==> job 7981: inputs <==
==> flow/design.v (excerpt) <==
module Remoto(clk,rst,entrada,comando,su,sd,suB,sdB,saida_1,saida1_1,saida2_1,soma_result_1,sinal_A,sinal_B);
Settings: LEC_CHECK=0, ABC_AREA=1, CAP_MARGIN=0, CORE_MARGIN=2, CORE_UTILIZATION=72, CTS_CLUSTER_SIZE=10, PLACE_DENSITY=0.4, SLEW_MARGIN=20, TNS_END_PERCENT=10; clock period 6.19 ns.
run.sh (not shown) runs the stock make flow with config.mk's settings and CLKGATE_MAP_FILE=.
==> job 864: changes against job 7981 <==
- ABC_AREA: 1 -> not set
- CAP_MARGIN: 0 -> 20
- CORE_UTILIZATION: 72 -> 71
- CTS_CLUSTER_SIZE: 10 -> not set
- PLACE_DENSITY: 0.4 -> not set
- TNS_END_PERCENT: 10 -> not set
==> flow/constraint.sdc (replaced) <==
create_clock -name core_clock -period 11.0 [get_ports {clk}]
set_input_delay 2.2000 -clock core_clock [delete_from_list [all_inputs] [get_ports {clk}]]
set_output_delay 2.2000 -clock core_clock [all_outputs]
set_load 0.01 [all_outputs]
==> job 6853: changes against job 7981 <==
- ABC_AREA: 1 -> not set
- CAP_MARGIN: 0 -> 20
- CTS_CLUSTER_SIZE: 10 -> not set
- PLACE_DENSITY: 0.4 -> 0.39
- TNS_END_PERCENT: 10 -> not set
==> flow/constraint.sdc (replaced) <==
create_clock -name core_clock -period 11.7 [get_ports {clk}]
set_input_delay 2.3400 -clock core_clock [delete_from_list [all_inputs] [get_ports {clk}]]
set_output_delay 2.3400 -clock core_clock [all_outputs]
set_load 0.01 [all_outputs]
==> comparison <==
- The highest final cell count belongs to job 7981, the lowest to job 864.
- Sequential cell count is the same in job 6853 and job 7981.
- Between job 7981 and job 6853, the lower final area is in job 6853 (gap about 10%, measured against job 6853).
- Between job 6853 and job 864, the lower first-iteration DRC count is in job 864 (gap 9.4%, measured against job 864).
- Job 7981 completed and failed the layout checks on setup timing. Job 6853 ran to the end with no violations. Job 864 finished with timing, DRC and antenna clean.
==> figures <==
| item | job 864 | job 7981 | job 6853 |
|---|---|---|---|
| Post-CTS Setup Repair Bufs | 0 | 14 | 0 |
| Largest net degree at the start of global routing | 70 | 82 | 70 |
| Initial DRC count | 1004 | 1621 | 1098 |
| Total buffers and inverters traversed by the critical path | 5 | 9 | 5 |
| Slowest cell delay on critical path | 0.81 ns | 0.36 ns | 0.82 ns |
| Setup TNS Final | 0 ns | -4.17 ns | 0 ns |
| Status | finished clean | finished with violations | finished clean |
| Violated checks | - | setup timing | - |
| Portion of total power attributed to the clock network | 50.6% | 50.0% | 52.0% |
| Headroom to the max-slew limit | 32.0% | 34.8% | 27.7% |
| Capturing point of the worst reg2reg path | delay[22] | delay[6] | delay[22] |

* * *

==> wip/fjord <==
Remoto again, from the RTL that the note above started with.
make LEC_CHECK=0 ABC_AREA=1 CAP_MARGIN=20 CORE_MARGIN=2 CORE_UTILIZATION=72 MAX_ROUTING_LAYER=met4 PLACE_DENSITY_LB_ADDON=0.08 SETUP_SLACK_MARGIN=1.92 SLEW_MARGIN=20 finish   # period 6.47 ns
==> wip/juniper (differences from wip/fjord) <==
==> flow/config.mk (replaced) <==
export PLATFORM = sky130hd
export DESIGN_NAME = Remoto
export DESIGN_NICKNAME = Remoto
export VERILOG_FILES = /design/flow/design.v
export SDC_FILE = /design/flow/constraint.sdc
export NUM_CORES = 4
export LEC_CHECK = 0
export CAP_MARGIN = 20
export CORE_MARGIN = 2
export CORE_UTILIZATION = 64
export CTS_CLUSTER_SIZE = 54
export HOLD_SLACK_MARGIN = 0.29
export SETUP_SLACK_MARGIN = -0.5
export SLEW_MARGIN = 20
==> flow/constraint.sdc (replaced) <==
create_clock -name core_clock -period 6.02 [get_ports {clk}]
set_input_delay 1.2040 -clock core_clock [delete_from_list [all_inputs] [get_ports {clk}]]
set_output_delay 1.2040 -clock core_clock [all_outputs]
set_load 0.01 [all_outputs]
==> wip/garnet (differences from wip/fjord) <==
--- a/flow/config.mk
+++ b/flow/config.mk
@@ -9,7 +9,7 @@
 export CAP_MARGIN = 20
 export CORE_MARGIN = 2
 export CORE_UTILIZATION = 72
-export MAX_ROUTING_LAYER = met4
-export PLACE_DENSITY_LB_ADDON = 0.08
-export SETUP_SLACK_MARGIN = 1.92
+export CTS_CLUSTER_SIZE = 99
+export PLACE_DENSITY = 0.39
+export SETUP_SLACK_MARGIN = 1.06
 export SLEW_MARGIN = 20
==> flow/constraint.sdc (replaced) <==
create_clock -name core_clock -period 11.7 [get_ports {clk}]
set_input_delay 2.3400 -clock core_clock [delete_from_list [all_inputs] [get_ports {clk}]]
set_output_delay 2.3400 -clock core_clock [all_outputs]
set_load 0.01 [all_outputs]
==> comparison table <==
| metric | wip/juniper | wip/garnet | wip/fjord |
|---|---|---|---|
| Metal2 WL | 18500 microns | 16200 microns | - |
| CORE AREA | 20900 sq um | 18800 sq um | 18800 sq um |
| Die area | 22300 sq um | 20300 sq um | 20300 sq um |
| Net load switching power | 0.000481 W | 0.000229 W | - |
| Number of tap instances | 275 | 234 | - |
| Total count of max-transition violations in the final report | 0 | 0 | - |
| Number of setup violations in the final report | 37 | 0 | - |
| Fa+ha+maj area frac | 0.129 | 0.119 | 0.119 |
| Standby leakage power | 6.92 nW | 7.20 nW | - |
| Fraction of synthesized cell area in xor and xnor cells | 0.0742 | 0.0404 | 0.0404 |
| Startpoint Class | flip-flop | flip-flop | - |
| Clock buffer count in the final layout | 18 | 21 | - |
| Instance count on the critical path | 25 | 41 | - |
| Length of routed wiring on met1 | 15800 microns | 14700 microns | - |
| Final total negative setup slack | -9.59 ns | 0 ns | - |
| Final non-filler cell area | 16900 sq um | 15200 sq um | - |
| HPWL Detailed | 26300 microns | 25100 microns | 26400 microns |
| Area fraction of the dominant cell type after synthesis | 0.226 | 0.222 | 0.222 |
| Final core utilization | 0.808 | 0.807 | - |
| Total wire length | 37200 microns | 33500 microns | - |
| Endpoint of the lowest-slack register-to-register path | delay[16]$_SDFFE_PP0P_ | delay[23]$_SDFFE_PP0P_ | - |
| Final critical-path share of the clock period | 1.10 | 0.739 | - |
| Layout-stage area growth over the synthesis result | 24.8% | 9.80% | - |
| Number of stages on the worst hold path | 1 | 1 | - |
| Run status | failed layout checks | no timing/DRC/antenna violations | did not finish |
| Failing step | - | - | 5_1_grt |
| Violated checks | negative setup slack | - | - |
| Clock insertion delay at the later pin of the skew report | 0.43 ns | 0.43 ns | - |

* * *

==> job 1615: inputs <==
==> flow/design.v <==
module ula(clock,rst,a,b,r,op,sb,sa,enable,sinA, sinB);
	input [7:0]a;
	input [7:0]b;
	input op;
	input clock;
	input rst;
	output reg [8:0]r;
	output sa, sb;
	input sinA;
	input sinB;
	reg saa;
	reg sbb;
	reg sinal;
	input enable;
	reg [6:0]aa;
	reg [6:0]bb;
	reg [7:0]rr;
	reg [7:0]rr_n;
	reg sinal_n;
	always @(*) begin
		saa = sinA;
		sbb = sinB;
		aa = a[6:0];
		bb = b[6:0];
		rr_n = rr;
		sinal_n = sinal;
		case(op)
			0: begin
				if(saa == 0 && sbb == 0)begin
					rr_n = aa + bb;
					sinal_n = 0;
				end
				if(saa == 1 && sbb == 0)begin
					if(aa > bb)begin
						rr_n = aa - bb;
						sinal_n = saa;
					end
					else begin
						rr_n = bb - aa;
						sinal_n = sbb;
					end
				end
				if(saa == 0 && sbb == 1)begin
					if(aa > bb)begin
						rr_n = aa - bb;
						sinal_n = saa;
					end
					else begin
						rr_n = bb - aa;
						sinal_n = sbb;
					end
				end
				if(saa == 1 && sbb == 1)begin
					rr_n = aa + bb;
					sinal_n = 1;
				end
			end	
			1: begin
			sbb = ~sbb;
			if(saa == 0 && sbb == 0)begin
					rr_n = aa + bb;
					sinal_n = 0;
				end
				if(saa == 1 && sbb == 0)begin
					if(aa > bb)begin
						rr_n = aa - bb;
						sinal_n = saa;
					end
					else begin
						rr_n = bb - aa;
						sinal_n = sbb;
					end
				end
				if(saa == 0 && sbb == 1)begin
					if(aa > bb)begin
						rr_n = aa - bb;
						sinal_n = saa;
					end
					else begin
						rr_n = bb - aa;
						sinal_n = sbb;
					end
				end
				if(saa == 1 && sbb == 1)begin
					rr_n = aa + bb;
					sinal_n = 1;
				end
			end	
		endcase
	end
	always @(posedge clock) begin
		if (rst) begin
			rr <= 0;
			sinal <= 0;
		end
		else begin
			rr <= rr_n;
			sinal <= sinal_n;
		end
	end
	always @(posedge clock) begin
		if (rst) begin
			r <= 0;
		end
		else if (rr==0) begin
			r[8] <= 1;
			r[7:0] <= rr;
		end
		else begin
			r[8] <= ~sinal;
			r[7:0] <= rr;
		end
	end
	assign sa = saa;
	assign sb = sbb;
endmodule
module bcdout(saida,saida1,saida2,in,enable);
	input [8:0] in;
	output reg [6:0]saida;
	output reg [6:0]saida1;
	output reg [6:0]saida2;
	input enable;
	reg sinal;
	reg [7:0]uni;
	reg [7:0]dez;
	reg [7:0]dezz;
	reg [7:0]cen;
	reg [6:0] su, sd, sc;
	reg [7:0] aux;
	always @(*) begin
		sinal = 0;
		aux = 0;
		uni = 0;
		dezz = 0;
		dez = 0;
		cen = 0;
		if (enable) begin
			sinal = in[8];
			aux[7:0] = in[7:0];
			uni = aux%10;
			dezz = aux%100;
			dez = dezz/10;
			cen = aux/100;
			case(uni)
				8'b00000000: 
					saida = 7'b0000001;
	            8'b00000001: 
					saida = 7'b1001111;
	            8'b00000010: 
					saida = 7'b0010010;
	            8'b00000011: 
					saida = 7'b0000110;
	            8'b00000100: 
					saida = 7'b1001100;
	            8'b00000101: 
					saida = 7'b0100100;
	            8'b00000110: 
					saida = 7'b0100000;
	            8'b00000111: 
					saida = 7'b0001111;
	            8'b00001000: 
					saida = 7'b0000000;
	            8'b00001001: 
					saida = 7'b0000100;
				default:
					saida = 7'b1111110;
        endcase
        		case(dez)
				8'b00000000: 
					saida1 = 7'b0000001;
	            8'b00000001: 
					saida1 = 7'b1001111;
	            8'b00000010: 
					saida1 = 7'b0010010;
	            8'b00000011: 
					saida1 = 7'b0000110;
	            8'b00000100: 
					saida1 = 7'b1001100;
	            8'b00000101: 
					saida1 = 7'b0100100;
	            8'b00000110: 
					saida1 = 7'b0100000;
	            8'b00000111: 
					saida1 = 7'b0001111;
	            8'b00001000: 
					saida1 = 7'b0000000;
	            8'b00001001: 
					saida1 = 7'b0000100;
				default:
					saida1 = 7'b1111110;
        endcase
        case(cen)
				8'b00000000: 
					saida2 = 7'b0000001;
	            8'b00000001: 
					saida2 = 7'b1001111;
				8'b00000010: 
					saida2 = 7'b0010010;
				default:
					saida2 = 7'b1111110;
        endcase
		end
		else begin
				saida = 7'b1111111;
				saida1 = 7'b1111111;
				saida2 = 7'b1111111;
			end	
	end
endmodule
module Remoto(clk,rst,entrada,comando,su,sd,suB,sdB,saida_1,saida1_1,saida2_1,soma_result_1,sinal_A,sinal_B);
parameter inicia            = 2'b00;   
parameter inicia_1          = 2'b01;    
parameter leitura           = 2'b10; 
parameter zera_B    = 3'b010;
parameter zera_tudo = 3'b011;
parameter soma      = 3'b100;
parameter sub       = 3'b101;
parameter muda_sinal= 3'b110;
parameter  DESLIGADO = 0;
parameter  ESPERA = 1;
parameter limite_um      =  4095; 
parameter lid_zero      =  3594;  
parameter  RECEBE_A_DEZ = 2;
parameter  RECEBE_A_UNI = 3;
parameter  MUDA_SINAL_A = 4;
parameter  RECEBE_A_DEZ_B = 5;
parameter  RECEBE_A_UNI_B = 6;
parameter  MUDA_SINAL_B = 7;
parameter  ZERA_TUDO = 8;	
parameter lid_um  			=  3281;  
parameter tempo_zero      =  648;
parameter tempo_bit  =  312;
input         clk;      
input         rst;
input         entrada;    
output reg [7:0] comando;
output reg[6:0] su;
output reg[6:0] sd;
output reg[6:0] suB;
output reg[6:0] sdB; 
wire [8:0] soma_result;
output reg [8:0] soma_result_1;
reg [4:0] estado_m;
reg [7:0] vetorA;
reg [7:0] vetorA_aux;
reg [7:0] vetorA_2;
reg [7:0] vetorA_1;
reg [7:0] vetorB;
reg [7:0] vetorB_aux;
reg [7:0] vetorB_1;
reg [7:0] vetorB_2;
reg on;
output reg sinal_A;
output reg sinal_B;
reg    [11:0] contado_inicial;            
reg           contado_inicial_flag;      
reg [26:0]delay;
reg [2:0]op;
wire [6:0] saida;
wire [6:0] saida1;
wire [6:0] saida2;
output [6:0] saida_1;
output [6:0] saida1_1;
output [6:0] saida2_1;
reg    [11:0] contador_inicial;           
reg           contador_inicial_flag;    
reg    [11:0] contagem;           
reg           contagem_flag;     
reg     [5:0] bitcount;              
reg     [1:0] estado;             
reg    [31:0] dados_control;        
reg nova_mensagem;
reg    [8:0] sr;
reg   [26:0] dl;        
assign saida_1 = saida;
assign saida1_1 = saida1;
assign saida2_1 = saida2;
ula G1(.clock(clk),.rst(rst),.a(vetorA),.b(vetorB),.r(soma_result),.op(op), .enable(on), .sinA(sinal_A),.sinB(sinal_B));
bcdout G2(.saida(saida),.saida1(saida1),.saida2(saida2),.in(soma_result_1),.enable(on));
always @(posedge clk )
if (rst)
			 contado_inicial <= 0;
else if ((estado == inicia) && !entrada)
			 contado_inicial <= contado_inicial + 1'b1;
		else                           
			 contado_inicial <= 0;	              		 	
always @(posedge clk)	
if (rst)
			 contador_inicial <= 0;
else if ((estado == inicia_1) && entrada)
			 contador_inicial <= contador_inicial + 1'b1;
		else  
			 contador_inicial <= 0;	            		 	
always @(posedge clk )
if (rst)
			 contagem <= 0;
else if ((estado == leitura) && entrada)
			 contagem <= contagem + 1'b1;
		else
			 contagem <= 1'b0;        
always @(posedge clk)
if (rst)
	     bitcount <= 6'b0;
else if (estado == leitura)
		begin
			if (contagem == tempo_bit)
					bitcount <= bitcount + 1'b1; 
		end   
	  else
	     bitcount <= 6'b0;
always @(posedge clk) 
		if (rst)
			estado <= inicia;
		else
			case (estado)
 			    inicia  : if (contado_inicial > lid_zero)  
			  	              estado <= inicia_1; 
			    inicia_1: if (contador_inicial > lid_um)
			  	              estado <= leitura;
			    leitura : if ((contagem >= limite_um) || (bitcount >= 33))
			  					      estado <= inicia;
	        default  : estado <= inicia; 
			 endcase
always @(posedge clk)
	  if (rst)
			 dados_control <= 0;
	  else if (estado == leitura)
		begin
			 if (contagem >= tempo_zero) 
			    dados_control[bitcount-1'b1] <= 1'b1;  
		end
		else
			 dados_control <= 0;
always @(posedge clk)
	  if (rst) begin
			comando <= 0;
			nova_mensagem <= 1'b0;
	  end
	  else if (bitcount == 32) begin
			 if (dados_control[31:24] == ~dados_control[23:16])
			 begin		
				comando[7:0] <= dados_control[23:16]; 
			 	nova_mensagem <= 1'b1;
			 end
			 else
				  nova_mensagem <= 1'b0 ;
		end
		else begin
			nova_mensagem <= 1'b0 ;
		end
always @(posedge clk) begin
	sr = soma_result_1;
	dl = delay;
	if (rst) begin
		estado_m <= DESLIGADO;
		on <= 0;
		op <= 1;
		vetorA <= 8'b11111111;
		vetorB <= 8'b11111111;
		sinal_A <= 0;
		sinal_B <= 0;
		soma_result_1 <= 0;
		delay <= 0;
	end
	else begin
	if(sr==0)begin
		sr=9'b000000000;
	end
	else if(!on && sr[8]==0) begin
		sr[8]=1'b1;
	end
	case(estado_m)
		DESLIGADO: begin
				if(comando == 8'b00010010 && nova_mensagem)begin
					estado_m <= ESPERA;
					on <= 1;
					vetorA<=0;
					vetorB<=0;
					op<=0;
					if(soma_result==0)begin
						sr=9'b000000000;
					end
				end
			end
		ESPERA:begin
				if(comando == 8'b00010010 && nova_mensagem)begin 
					vetorA<=8'b11111111;
					vetorB<=8'b11111111;
					sr = 9'b100000000;
					estado_m <= DESLIGADO;
					on<=0;
				end
				else if(comando == 8'b00001111)begin  
					estado_m <=  RECEBE_A_DEZ;
					vetorA<=0;
					sinal_A<=0;
					sr = 9'b100000000;
				end
				else if(comando == 8'b00010000)begin  
					estado_m <=  ZERA_TUDO;
					vetorA<=0;
					vetorB<=0;
					sinal_A<=0;
					sinal_B<=0;
					sr = 9'b100000000;
				end
				else if(comando == 8'b00010011)begin 
					estado_m <= RECEBE_A_DEZ_B;
					vetorB<=0;
					sinal_B<=0;
					sr = 9'b100000000;
				end
				else if(comando == 8'b00011010)begin 
					op<=0;
					if(soma_result==0)begin
						sr=9'b000000000;
					end
					else begin
						sr = soma_result;
					end
				end
				else if(comando == 8'b00011110)begin 
					op<=1;
					if(soma_result==0)begin
						sr=9'b000000000;
					end
					else begin
					sr = soma_result;
					end
				end
			end
		ZERA_TUDO:begin
				estado_m <= RECEBE_A_DEZ;
				sr = 9'b100000000;
		end
		RECEBE_A_DEZ_B:begin
				if(comando >= 0 && comando < 10)begin
					vetorB <=comando;
					sinal_B <=0;
					estado_m <= RECEBE_A_UNI_B;
					dl = 0;
				end
			end	
		RECEBE_A_DEZ:begin
				if(comando >= 0 && comando < 10)begin
					vetorA <= comando;
					sinal_A <=0;
					estado_m <= RECEBE_A_UNI;
					dl = 0;
				end
			end	
		RECEBE_A_UNI:begin
			dl = dl + 1'b1;
				if((dl > 78125 && (comando >= 0 && comando < 10)) && nova_mensagem)begin
					vetorA<=vetorA * 10 + comando;
					estado_m <= MUDA_SINAL_A;
					dl = 0;
				end
				else if((dl > 78125 && comando > 9) && nova_mensagem)begin
					estado_m <= MUDA_SINAL_A;
					dl = 0;
				end
			end
		RECEBE_A_UNI_B:begin
			dl = dl + 1'b1;
				if((dl > 78125 && (comando >= 0 && comando < 10)) && nova_mensagem)begin
					vetorB<=vetorB * 10 + comando;
					estado_m <= MUDA_SINAL_B;
					dl = 0;
				end
				else if((dl > 78125 && comando > 9) && nova_mensagem)begin
					estado_m <= MUDA_SINAL_B;
					dl = 0;
				end
			end
		MUDA_SINAL_A:begin
			if(comando == 8'b00001100)begin
				sinal_A<=~sinal_A;
				estado_m <=ESPERA;
			end
			else if(comando > 9 && comando != 8'b00001100)begin
				estado_m <=ESPERA;
			end
		end
		MUDA_SINAL_B:begin
			if(comando == 8'b00001100 )begin
				sinal_B<=~sinal_B;
				estado_m <=ESPERA;
			end
			else if(comando > 9 && comando != 8'b00001100)begin
				estado_m <=ESPERA;
			end
		end
	endcase	
	soma_result_1 <= sr;
	delay <= dl;
	end
end
always @(*) begin
		vetorA_1 = 0;
		vetorA_2 = 0;
		su = 7'b1111111;
		sd = 7'b1111111;
		if(vetorA > 200) begin
			su = 7'b1111111;
			sd = 7'b1111111;
		end
		else begin
			vetorA_1 = vetorA%10;
			vetorA_2 = vetorA/10;
			case(vetorA_1)
				0: 
					su = 7'b0000001;
	            1: 
					su = 7'b1001111;
	            2: 
					su = 7'b0010010;
	            3: 
					su = 7'b0000110;
	            4: 
					su = 7'b1001100;
	            5: 
					su = 7'b0100100;
	            6: 
					su = 7'b0100000;
	            7: 
					su = 7'b0001111;
	            8: 
					su = 7'b0000000;
	            9: 
					su = 7'b0000100;
        endcase
	        case(vetorA_2)
		        	0: 
		        		sd = 7'b0000001;
			        1: 
			        	sd = 7'b1001111;
			        2: 
			        	sd = 7'b0010010;
			        3: 
			        	sd = 7'b0000110;
			        4: 
			        	sd = 7'b1001100;
			        5: 
			        	sd = 7'b0100100;
			        6: 
			        	sd = 7'b0100000;
			        7: 
			        	sd = 7'b0001111;
			        8: 
			        	sd = 7'b0000000;
			        9: 
			        	sd = 7'b0000100;
			endcase
		end	
	end
	always @(*) begin
		vetorB_1 = 0;
		vetorB_2 = 0;
		suB = 7'b1111111;
		sdB = 7'b1111111;
		if(vetorB > 200) begin
			suB = 7'b1111111;
			sdB = 7'b1111111;
		end
		else begin
			vetorB_1 = vetorB%10;
			vetorB_2 = vetorB/10;
			case(vetorB_1)
					0: 
						suB = 7'b0000001;
		            1: 
						suB = 7'b1001111;
		            2: 
						suB = 7'b0010010;
		            3: 
						suB = 7'b0000110;
		            4: 
						suB = 7'b1001100;
		            5: 
						suB = 7'b0100100;
		            6: 
						suB = 7'b0100000;
		            7: 
						suB = 7'b0001111;
		            8: 
						suB = 7'b0000000;
		            9: 
						suB = 7'b0000100;
	        endcase
	        case(vetorB_2)
		        	0: 
		        		sdB = 7'b0000001;
			        1: 
			        	sdB = 7'b1001111;
			        2: 
			        	sdB = 7'b0010010;
			        3: 
			        	sdB = 7'b0000110;
			        4: 
			        	sdB = 7'b1001100;
			        5: 
			        	sdB = 7'b0100100;
			        6: 
			        	sdB = 7'b0100000;
			        7: 
			        	sdB = 7'b0001111;
			        8: 
			        	sdB = 7'b0000000;
			        9: 
			        	sdB = 7'b0000100;
			endcase
		end
	end	
endmodule
==> flow/run.sh <==
#!/bin/bash
# the make line also repeats each setting of config.mk as NAME=value (left out here)
make -C /OpenROAD-flow-scripts/flow DESIGN_CONFIG=/design/flow/config.mk WORK_HOME=/design/flow/orfs CLKGATE_MAP_FILE= finish
==> flow/config.mk <==
export PLATFORM = sky130hd
export DESIGN_NAME = Remoto
export DESIGN_NICKNAME = Remoto
export VERILOG_FILES = /design/flow/design.v
export SDC_FILE = /design/flow/constraint.sdc
export NUM_CORES = 4
export LEC_CHECK = 0
export CAP_MARGIN = 35
export CELL_PAD_IN_SITES_GLOBAL_PLACEMENT = 2
export CORE_ASPECT_RATIO = 0.58
export CORE_MARGIN = 2
export CORE_UTILIZATION = 20
export CTS_CLUSTER_DIAMETER = 344
export MIN_ROUTING_LAYER = met2
export PLACE_DENSITY_LB_ADDON = 0.04
export SETUP_SLACK_MARGIN = 2.6
export SLEW_MARGIN = 20
==> flow/constraint.sdc <==
create_clock -name core_clock -period 18.6 [get_ports {clk}]
set_input_delay 3.7200 -clock core_clock [delete_from_list [all_inputs] [get_ports {clk}]]
set_output_delay 3.7200 -clock core_clock [all_outputs]
set_load 0.01 [all_outputs]
==> job 8567 (differences from job 1615) <==
==> flow/config.mk (replaced) <==
export PLATFORM = sky130hd
export DESIGN_NAME = Remoto
export DESIGN_NICKNAME = Remoto
export VERILOG_FILES = /design/flow/design.v
export SDC_FILE = /design/flow/constraint.sdc
export NUM_CORES = 4
export LEC_CHECK = 0
export ABC_AREA = 1
export CAP_MARGIN = 20
export CORE_MARGIN = 2
export CORE_UTILIZATION = 72
export PLACE_DENSITY = 0.4
export SLEW_MARGIN = 20
export TNS_END_PERCENT = 10
==> flow/constraint.sdc (replaced) <==
create_clock -name core_clock -period 6.19 [get_ports {clk}]
set_input_delay 1.2380 -clock core_clock [delete_from_list [all_inputs] [get_ports {clk}]]
set_output_delay 1.2380 -clock core_clock [all_outputs]
set_load 0.01 [all_outputs]
==> comparison table <==
metric                                                                         job 8567                 job 1615
Result of the run                                            complete, but fails checks           finished clean
Layout check failures                                              negative setup slack                        -
Dominant cell by count in the synthesized netlist              sky130_fd_sc_hd__nand2_1  sky130_fd_sc_hd__nor2_1
Startpoint of the tightest hold check path                       contagem[0]$_SDFF_PP0_    G1.sinal$_SDFFE_PP0P_
Relative contribution of combinational cells to total power                       0.009                    0.013
Number of post-CTS setup repair buffers                                              14                        0
Fraction of power spent switching nets                                            0.228                    0.258
Wire length on met2                                                             19.6 mm                  21.1 mm
Tightest Pin Transition                                                        0.970 ns                 0.907 ns
RSZ-0062 raised after global routing                                               true                    false
Critical path arrival                                                           5.42 ns                  7.66 ns
Fraction of met3 tracks used by global routing                                   0.0562                    0.346
Row cnt                                                                              50                       72
Most used cell along the critical path                         sky130_fd_sc_hd__nand2_1    sky130_fd_sc_hd__ha_1
Power figures rest on the tool's default switching activity, not on a simulated workload.
